==> garnet <==
// bellmanford
module bellmanford (reset, clock, GMAR1, GMDR1, GMAR2, GMDR2, IMAR, IMDR, WMAR1, WMAR2, WMDR1, WMDR2, WMWDR, WMWAR, WMWE, OMAR, OMDR, OMWAR, OMWDR, OMWE, NegCycle, Finish);
clock: 3.75 ns
lec_check: 0
cap_margin: 20
core_margin: 2
core_utilization: 70
cts_cluster_diameter: 209
cts_cluster_size: 31
setup_slack_margin: -0.25
slew_margin: 20
run.sh (not shown) runs the stock make flow with config.mk's settings and CLKGATE_MAP_FILE=.
==> inputs of cedar, as changes to garnet <==
- CORE_UTILIZATION: 70 -> 56
- CTS_CLUSTER_DIAMETER: 209 -> not set
- CTS_CLUSTER_SIZE: 31 -> not set
- SETUP_SLACK_MARGIN: -0.25 -> -0.22
==> flow/constraint.sdc (replaced) <==
create_clock -name core_clock -period 2.37 [get_ports {clock}]
set_input_delay 0.4740 -clock core_clock [delete_from_list [all_inputs] [get_ports {clock}]]
set_output_delay 0.4740 -clock core_clock [all_outputs]
set_load 0.01 [all_outputs]
==> inputs of lagoon, as changes to garnet <==
- CORE_MARGIN: 2 -> 8
- CORE_UTILIZATION: 70 -> 56
- CTS_CLUSTER_DIAMETER: 209 -> not set
- CTS_CLUSTER_SIZE: 31 -> not set
- GPL_ROUTABILITY_DRIVEN: not set -> 0
- SETUP_SLACK_MARGIN: -0.25 -> not set
- TNS_END_PERCENT: not set -> 85
==> flow/constraint.sdc (replaced) <==
create_clock -name core_clock -period 5.0 [get_ports {clock}]
set_input_delay 1.0000 -clock core_clock [delete_from_list [all_inputs] [get_ports {clock}]]
set_output_delay 1.0000 -clock core_clock [all_outputs]
set_load 0.01 [all_outputs]
==> out/qor.log <==
INFO  power          vdd_ir_drop_max=0.338mV
INFO  yosys          synth.cellmix.simpleShare=11.6%
INFO  floorplanning  die-width=227µm
INFO  floorplanning  rows=77
INFO  global_routing grt_max_degree=73
INFO  floorplanning  core_util_floorplan=56.6%
INFO  floorplanning  core-area=44,100µm²
INFO  sta            timing_worst_slew_pin_value=1040ps
INFO  run_status     outcome=complete, no violations
INFO  floorplanning  chipHeight=227µm
INFO  cells_and_area nonClkBufAreaFrac=12.4%
Source of the figures above: lagoon

==> out/qor.log <==
INFO  floorplanning  die-width=215µm
INFO  run_status     flow.first_error=[ERROR PPL-0024] Number of IO pins (790) exceeds maximum number of available positions (772). Increase the die perimeter from 860.94um to 1074.40um.
INFO  floorplanning  core_util_floorplan=56.6%
INFO  floorplanning  core-area=44,100µm²
INFO  yosys          yosys.area_share.adder=2.61%
INFO  floorplanning  chipHeight=215µm
INFO  yosys          enable_flop_cells=204
INFO  yosys          synth.cellmix.simpleShare=11.6%
INFO  run_status     outcome=did not finish
INFO  yosys          synth.cell_area=25,000µm²
INFO  run_status     failed_stage=I/O pin placement (3_2_place_iop)
INFO  yosys          netlist_top_cells_area=sky130_fd_sc_hd__dfxtp_1, sky130_fd_sc_hd__edfxtp_1, sky130_fd_sc_hd__mux2_2, sky130_fd_sc_hd__buf_4, sky130_fd_sc_hd__a21oi_1
INFO  floorplanning  rows=77
Source of the figures above: cedar

==> out/qor.log <==
INFO  run_status     outcome=did not finish
INFO  run_status     failed_stage=I/O pin placement (3_2_place_iop)
INFO  run_status     flow.first_error=[ERROR PPL-0024] Number of IO pins (790) exceeds maximum number of available positions (692). Increase the die perimeter from 771.74um to 1074.40um.
INFO  floorplanning  chipHeight=193µm
INFO  floorplanning  core_util_floorplan=70.6%
INFO  floorplanning  die-width=193µm
INFO  floorplanning  core-area=35,400µm²
INFO  yosys          yosysWarningCount=3
INFO  yosys          synth.cellmix.simpleShare=11.6%
INFO  yosys          synthTopCellsByCount=sky130_fd_sc_hd__dfxtp_1, sky130_fd_sc_hd__edfxtp_1, sky130_fd_sc_hd__nor2_1, sky130_fd_sc_hd__nand2_1, sky130_fd_sc_hd__buf_4
Source of the figures above: garnet


==> inputs of run a <==
Starting RTL as in the previous note.
Settings: LEC_CHECK=0, CAP_MARGIN=20, CORE_MARGIN=2, CORE_UTILIZATION=57, SETUP_SLACK_MARGIN=0.65, SLEW_MARGIN=20; clock period 2.37 ns.
==> run b (differences from run a) <==
- CORE_UTILIZATION: 57 -> 40
- SETUP_SLACK_MARGIN: 0.65 -> default
==> run c (differences from run a) <==
- CORE_MARGIN: 2 -> 8
- CORE_UTILIZATION: 57 -> 40
- GPL_ROUTABILITY_DRIVEN: default -> 0
- SETUP_SLACK_MARGIN: 0.65 -> default
- TNS_END_PERCENT: default -> 85
==> flow/constraint.sdc (replaced) <==
create_clock -name core_clock -period 5.0 [get_ports {clock}]
set_input_delay 1.0000 -clock core_clock [delete_from_list [all_inputs] [get_ports {clock}]]
set_output_delay 1.0000 -clock core_clock [all_outputs]
set_load 0.01 [all_outputs]
==> run d (differences from run a) <==
- CORE_UTILIZATION: 57 -> 40
- SETUP_SLACK_MARGIN: 0.65 -> default
==> flow/constraint.sdc (replaced) <==
create_clock -name core_clock -period 5.0 [get_ports {clock}]
set_input_delay 1.0000 -clock core_clock [delete_from_list [all_inputs] [get_ports {clock}]]
set_output_delay 1.0000 -clock core_clock [all_outputs]
set_load 0.01 [all_outputs]
==> out/qor.yml <==
outcome: "failed layout checks"
failed_checks: "negative setup slack"
detail_route.wirelength_um: 85900
initCoreUtil_pct: 40.5
core_sq_um: 61700
die_area_sq_um: 64500
die_width_um: 254
setup_viol_count_final: 66
setup_slack_ns: -0.720
Source of the figures above: run b

==> out/qor.yml <==
outcome: "complete, no violations"
drt_pass_1_iters: 9
crit_family: "simple AND/OR/NAND/NOR gates"
die_width_um: 266
setup_viol_count_final: 0
initCoreUtil_pct: 40.5
leakagePower_nw: 11.3
holdCritPathClass: "register to register"
core_sq_um: 61700
setup_slack_ns: 1.01
die_area_sq_um: 70700
fa_ha_area_share_pct: 2.61
detail_route.wirelength_um: 80900
power-top-group: "sequential cells"
Source of the figures above: run c

==> out/qor.yml <==
clockRootBuffer: "sky130_fd_sc_hd__clkbuf_16"
die_width_um: 254
post_dp_cell_area_sq_um: 28700
detail_route.wirelength_um: 80100
setup_viol_count_final: 0
worst_clock_skew_ns: 0.0188
outcome: "complete, no violations"
worst_setup_sp_type: "register"
gp_routability_congestion: 0.944
setup_slack_ns: 0.813
rrSetupSlack_ns: 0.81
power-top-group: "sequential cells"
die_area_sq_um: 64500
initCoreUtil_pct: 40.5
Source of the figures above: run d

==> out/qor.yml <==
outcome: "stopped before the end"
failing_step: "I/O pin placement"
error_that_stopped_the_run: "[ERROR PPL-0024] Number of IO pins (790) exceeds maximum number of available positions (766). Increase the die perimeter from 853.50um to 1074.40um."
die_width_um: 213
ys_top_cells_by_area: "sky130_fd_sc_hd__dfxtp_1 29%, sky130_fd_sc_hd__edfxtp_1 25%, sky130_fd_sc_hd__mux2_2 5.7%"
core_sq_um: 43200
initCoreUtil_pct: 57.9
die_area_sq_um: 45500
ys_seq_share_pct: 53.4
Source of the figures above: run a

Power is estimated from default activity; no workload was simulated.
